Setup of v3:
Design lcd_driver_top, start of the top module:
module lcd_driver_top (
    input  wire clk,
    input  wire rst_n,
    output wire lcd_resetn,
    output wire lcd_cs,
    output wire lcd_dc,
    output wire lcd_sclk,
    output wire lcd_sda
);
Size in the first run: ~7 I/O pins, roughly 0.014 mm² of cells after synthesis.
clock: 10.0 ns
lec_check: 0
cap_margin: 20
cell_pad_in_sites_detail_placement: 1
core_aspect_ratio: 0.73
core_margin: 2
core_utilization: 40
slew_margin: 20
run.sh (not shown) runs the stock make flow with config.mk's settings and CLKGATE_MAP_FILE=.
> inputs changed (v3 -> v11)
==> flow/config.mk <==
export PLATFORM = sky130hd
export DESIGN_NAME = lcd_driver_top
export DESIGN_NICKNAME = lcd_driver_top
export VERILOG_FILES = /design/flow/design.v
export SDC_FILE = /design/flow/constraint.sdc
export NUM_CORES = 4
export LEC_CHECK = 0
export ABC_AREA = 1
export CAP_MARGIN = 20
export CELL_PAD_IN_SITES_GLOBAL_PLACEMENT = 2
export CORE_ASPECT_RATIO = 0.75
export CORE_MARGIN = 6
export CORE_UTILIZATION = 52
export CTS_CLUSTER_SIZE = 38
export GPL_ROUTABILITY_DRIVEN = 0
export HOLD_SLACK_MARGIN = 0.12
export MAX_ROUTING_LAYER = met4
export MIN_ROUTING_LAYER = met2
export PLACE_DENSITY = 0.81
export SETUP_SLACK_MARGIN = -0.72
export SLEW_MARGIN = 35
export TNS_END_PERCENT = 65
Findings:
Status: v11 FAILED at global placement without I/O (3_1_place_gp_skip_io) (tool error). Compared with v3, v11 shows a lower count of different cell masters after synthesis. Compared with v3, v11 shows a synthesized net count that is 645 higher. Compared with v3, v11 shows a lower row count. The yosys stat chip area of v11 exceeds that of v3 by 480 µm². On portion of the post-synthesis area used by sequential elements, the lower figure sits with v11, not v3.

========
## v29
lcd_driver_top again, from the RTL that the note above started with.
make LEC_CHECK=0 CAP_MARGIN=20 CELL_PAD_IN_SITES_DETAIL_PLACEMENT=1 CELL_PAD_IN_SITES_GLOBAL_PLACEMENT=1 CORE_ASPECT_RATIO=0.73 CORE_MARGIN=2 CORE_UTILIZATION=40 MIN_ROUTING_LAYER=met2 SLEW_MARGIN=20 TNS_END_PERCENT=40 finish   # period 10.0 ns
v29: flow completed, timing, DRC and antenna clean
For v39, these inputs were changed with respect to v29:
Settings: CTS_CLUSTER_SIZE newly set to 31; CORE_ASPECT_RATIO removed (was 0.73); MIN_ROUTING_LAYER removed (was met2); CORE_UTILIZATION changed from 40 to 61; CELL_PAD_IN_SITES_GLOBAL_PLACEMENT removed (was 1); TNS_END_PERCENT removed (was 40); CELL_PAD_IN_SITES_DETAIL_PLACEMENT removed (was 1); the clock period (ns, I/O delays scaled along) changed from 10.0 to 5.16.
==> results <==
- Delta (v39 minus v29): number of filler cells placed in the layout went down by about 50%, die area went down by about 34%, final total power went up by about 90%.
- Relative to v29, combinational share of cell area has increased by 0.58 points in v39.
- Looking only at latest clock arrival within the worst-skew pair, and setting everything else aside, the lower value of v29 and v39 goes to v39.
- On final period utilization, the higher figure sits with v39, not v29.
- Taking v29 as the reference, in v39 sequential share of layout area higher; worst hold margin lower.
- As far as relative contribution of combinational cells to total power is concerned, v39 and v29 perform about the same.
- Between v29 and v39, the number of nets in the final layout figures differ only marginally.
Changes in v12 relative to v39:
Settings: swapping 61 for 9 in CORE_UTILIZATION; clearing CTS_CLUSTER_SIZE, which used to be 31; swapping 5.16 for 10.7 in the clock period (ns, I/O delays scaled along).
From v39 to v12 the numbers moved as follows: well tap count up 1759; synthesis-to-finish area growth rose by 15 points; power share of the clock group down 1.4 points; clock-net power shrank by 55%. Top power consumer group: registers -> v12, clock -> v39. Final cell utilization of the core: v12 vs v39 down 56 points. v12 vs. v39: remaining max-slew budget at the tightest pin moved down; global-route usage went down 25 points; sequential share of layout area now sits lower; overall chip area climbed 560%.
diff inputs: v12 => v6
Settings: CORE_UTILIZATION now 72, was 9; CTS_CLUSTER_SIZE now 32, previously not set; ABC_AREA now 1, previously not set; PLACE_DENSITY_LB_ADDON now 0.27, previously not set; the clock period (ns, I/O delays scaled along) now 2.1, was 10.7.
Results
- Going from v12 to v6, placed cell area saw a decrease; post-synthesis area per instance saw a decrease.
- v12 has a higher cell count after placement than v6.
- v6 did not finish; a tool error ended it in global routing (5_1_grt).
- v12 completed; timing, DRC and antenna clean
diff inputs: v6 => v40
Settings: clearing PLACE_DENSITY_LB_ADDON, which used to be 0.27; clearing CTS_CLUSTER_SIZE, which used to be 32; swapping 2.1 for 2.23 in the clock period (ns, I/O delays scaled along).
--- outcome ---
Of v6 and v40, only v6 never reached the final stage.
global routing (5_1_grt): v6 exited with error
v40 finished all stages; layout check result: FAIL, due to negative setup slack.
Compared with v6, in v40 half-perimeter wire length of the detailed placement result rose about 1.9%, average cell area after synthesis barely changed, total cell area reported by yosys after synthesis now sits at about the same level.
Final RePlAce weighted congestion in v40 is 1.1% below v6.
Re buffer depth of the longest clock path: no difference whatsoever between v6 and v40.
Compared with v6, in v40 number of gates given a new drive strength after cts shows a reduction of 136; worst-case setup slack after placement shows an increase of 410 ps; placed instance area shows a reduction of about 2%; number of top-level pins shows no meaningful change.

========
## run 1
Starting RTL as in the previous note.
clock: 10.0 ns
lec_check: 0
cap_margin: 20
core_margin: 2
core_utilization: 40
max_routing_layer: met4
min_routing_layer: met2
place_density_lb_addon: 0.08
slew_margin: 20
Run 1 has completed all stages; timing, DRC and antenna checks passed.
The inputs of run 2 differ from those of run 1 as listed below.
- PLACE_DENSITY_LB_ADDON no longer set, was 0.08
- MIN_ROUTING_LAYER no longer set, was met2
- ABC_AREA now 1, previously not set
- MAX_ROUTING_LAYER no longer set, was met4
- CORE_UTILIZATION now 72, was 40
- the clock period (ns, I/O delays scaled along) now 2.58, was 10.0
Findings:
Area added between synthesis and finish: higher on run 1. Relative to run 1, run 2 improves die area. Compared with run 1, run 2 shows a final critical delay including setup and external delays that is 1.59 ns lower. The maximum clock frequency of run 2 is higher than that of run 1. Higher placement row count goes to run 1 over run 2. Routed wire length was higher in the run labelled run 2. Lower setup slack was reported by run 2, not run 1. Run 2 ends up with a number of global-route vias before repair that is 2,252 lower than in run 1.
Here is what was changed in the inputs of run 3 compared with run 2.
- CTS_CLUSTER_DIAMETER: unset -> 357
- CTS_CLUSTER_SIZE: unset -> 30
- the clock period (ns, I/O delays scaled along): 2.58 -> 2.1
### Flow results
The flow ended early for run 3: it failed with a tool error in global routing.
Any difference in clock tree buffer depth between run 2 and run 3 is small enough to ignore.
On post-detailed-placement half-perimeter wirelength, the higher figure sits with run 3, not run 2.
When the final numbers for run 3 and run 2 were put side by side, the placement-stage worst setup slack turned out to be smaller in run 3.
Run 3 has post-CTS setup buffer count above what run 2 had.
Run 3 -> run 2: number of placed I/O pins delta 0, exact match
Post-synthesis sequential element count: run 3 vs run 2 identical
Changes observed in run 3 relative to run 2: xor/xnor share of the synthesized area roughly the same; gate count after technology mapping roughly the same; post-cts repair resize count higher; fraction of synthesis flops using an asynchronous set or reset pin roughly the same; final weighted congestion in routability-driven placement lower.
What run 4 does differently from run 3 at the input level:
- removing ABC_AREA (formerly 1)
- removing CTS_CLUSTER_DIAMETER (formerly 357)
- removing CTS_CLUSTER_SIZE (formerly 30)
- changing CORE_UTILIZATION from 72 to 52
- changing the clock period (ns, I/O delays scaled along) from 2.1 to 3.77
- In summary, run 4 completed successfully, with a layout that passed the timing, design-rule and antenna checks.
- [run 4 vs run 3] per-instance average area after synthesis: higher in run 4
- The x dimension of the die in run 3 is 0.868 times that in run 4.
- Per the comparison of run 4 with run 3, final weighted congestion in routability-driven placement fell 0.13; number of different library cells in the post-synthesis netlist rose 40; setup slack after placement rose 1.26 ns.
- From run 3 to run 4 the numbers moved as follows: post-cts sizing count went down 106; post-detailed-placement cell area lower.
- The number of cells after detailed placement number comes out higher for run 3 vs run 4.
- Side by side, yosys-reported design area after synthesis turned out lower in run 4 than in run 3.
- Compared to run 3, run 4 has netlist area before placement about 3.3% lower.

========
Starting RTL as in the previous note.
Design lcd_driver_top, start of the top module:
module lcd_driver_top (
    input  wire clk,
    input  wire rst_n,
    output wire lcd_resetn,
    output wire lcd_cs,
    output wire lcd_dc,
    output wire lcd_sclk,
    output wire lcd_sda
);
wire ds_fifo_write_valid;
wire [8:0] ds_fifo_write_data;
wire ds_fifo_write_ready;
wire fifo_serial_read_valid;
wire [8:0] fifo_serial_read_data;
wire fifo_serial_read_ready;
data_source data_source_inst (
    .clk(clk),
    .rst_n(rst_n),
    .fifo_write_valid(ds_fifo_write_valid),
    .fifo_write_data(ds_fifo_write_data),
    .fifo_write_ready(ds_fifo_write_ready),
    .lcd_resetn(lcd_resetn)
);
fifo #(
    .DEPTH(16),
    .WIDTH(9)
) fifo_inst (
    .clk(clk),
    .rst_n(rst_n),
    .read_ready(fifo_serial_read_ready),
    .read_valid(fifo_serial_read_valid),
    .read_data(fifo_serial_read_data),
    .write_ready(ds_fifo_write_ready),
    .write_valid(ds_fifo_write_valid),
    .write_data(ds_fifo_write_data)
);
serializer serializer_inst (
    .clk(clk),
    .rst_n(rst_n),
    .fifo_valid(fifo_serial_read_valid),
  ...
Settings: LEC_CHECK=0, CAP_MARGIN=20, CELL_PAD_IN_SITES_DETAIL_PLACEMENT=0, CORE_ASPECT_RATIO=0.72, CORE_MARGIN=2, CORE_UTILIZATION=18, CTS_CLUSTER_DIAMETER=356, HOLD_SLACK_MARGIN=0.12, PLACE_DENSITY_LB_ADDON=0.08, SLEW_MARGIN=0, TNS_END_PERCENT=40; clock period 4.24 ns.
==> next run, changes <==
- CELL_PAD_IN_SITES_DETAIL_PLACEMENT: 0 -> default
- CORE_ASPECT_RATIO: 0.72 -> default
- CORE_UTILIZATION: 18 -> 72
- CTS_CLUSTER_DIAMETER: 356 -> default
- HOLD_SLACK_MARGIN: 0.12 -> default
- PLACE_DENSITY_LB_ADDON: 0.08 -> default
- SLEW_MARGIN: 0 -> 20
- TNS_END_PERCENT: 40 -> default
- clock period: 4.24 -> 3.94 ns (I/O delays scaled with it)
Result: The new run passed the timing, design-rule and antenna checks. Routed wire length goes down by a quarter to a third. Count of clock-buffer cells in the layout goes down by 7. Worst setup slack got worse by 120 ps. Sequential share of layout area goes up by 3.2 points. Combinational power goes up slightly. Hold slack improved by 16 ps. Fmax goes up by a few percent. Global-route usage goes up by 22 points.
==> next run, changes <==
- ABC_AREA: default -> 1
- CTS_CLUSTER_SIZE: default -> 15
- PLACE_DENSITY_LB_ADDON: default -> 0.27
- clock period: 3.94 -> 2.53 ns (I/O delays scaled with it)
What happened:
- The changed run completed and failed the layout checks on negative setup slack
- power increases by 60%
- design area is higher by 6.4%
- worst hold slack gets better by 68 ps
- global-route usage climbs by 5.0 points
- via count came out higher by 30%
- area after synthesis climbs by 3.5%
- routed wire length rose by 22%
- core utilization increases by 2.1 points
- clock skew climbs by 5.2 ps
==> next run, changes <==
- ABC_AREA: 1 -> default
- CTS_CLUSTER_DIAMETER: default -> 385
- CTS_CLUSTER_SIZE: 15 -> default
- PLACE_DENSITY_LB_ADDON: 0.27 -> default
- clock period: 2.53 -> 5.19 ns (I/O delays scaled with it)
The new run ran to the end with no violations; via count decreases by a quarter to a third; critical path depth decreases by 5; sequential share of layout area increases by 2.8 points; cell area decreases by a few percent.
Power is estimated from default activity; no workload was simulated.
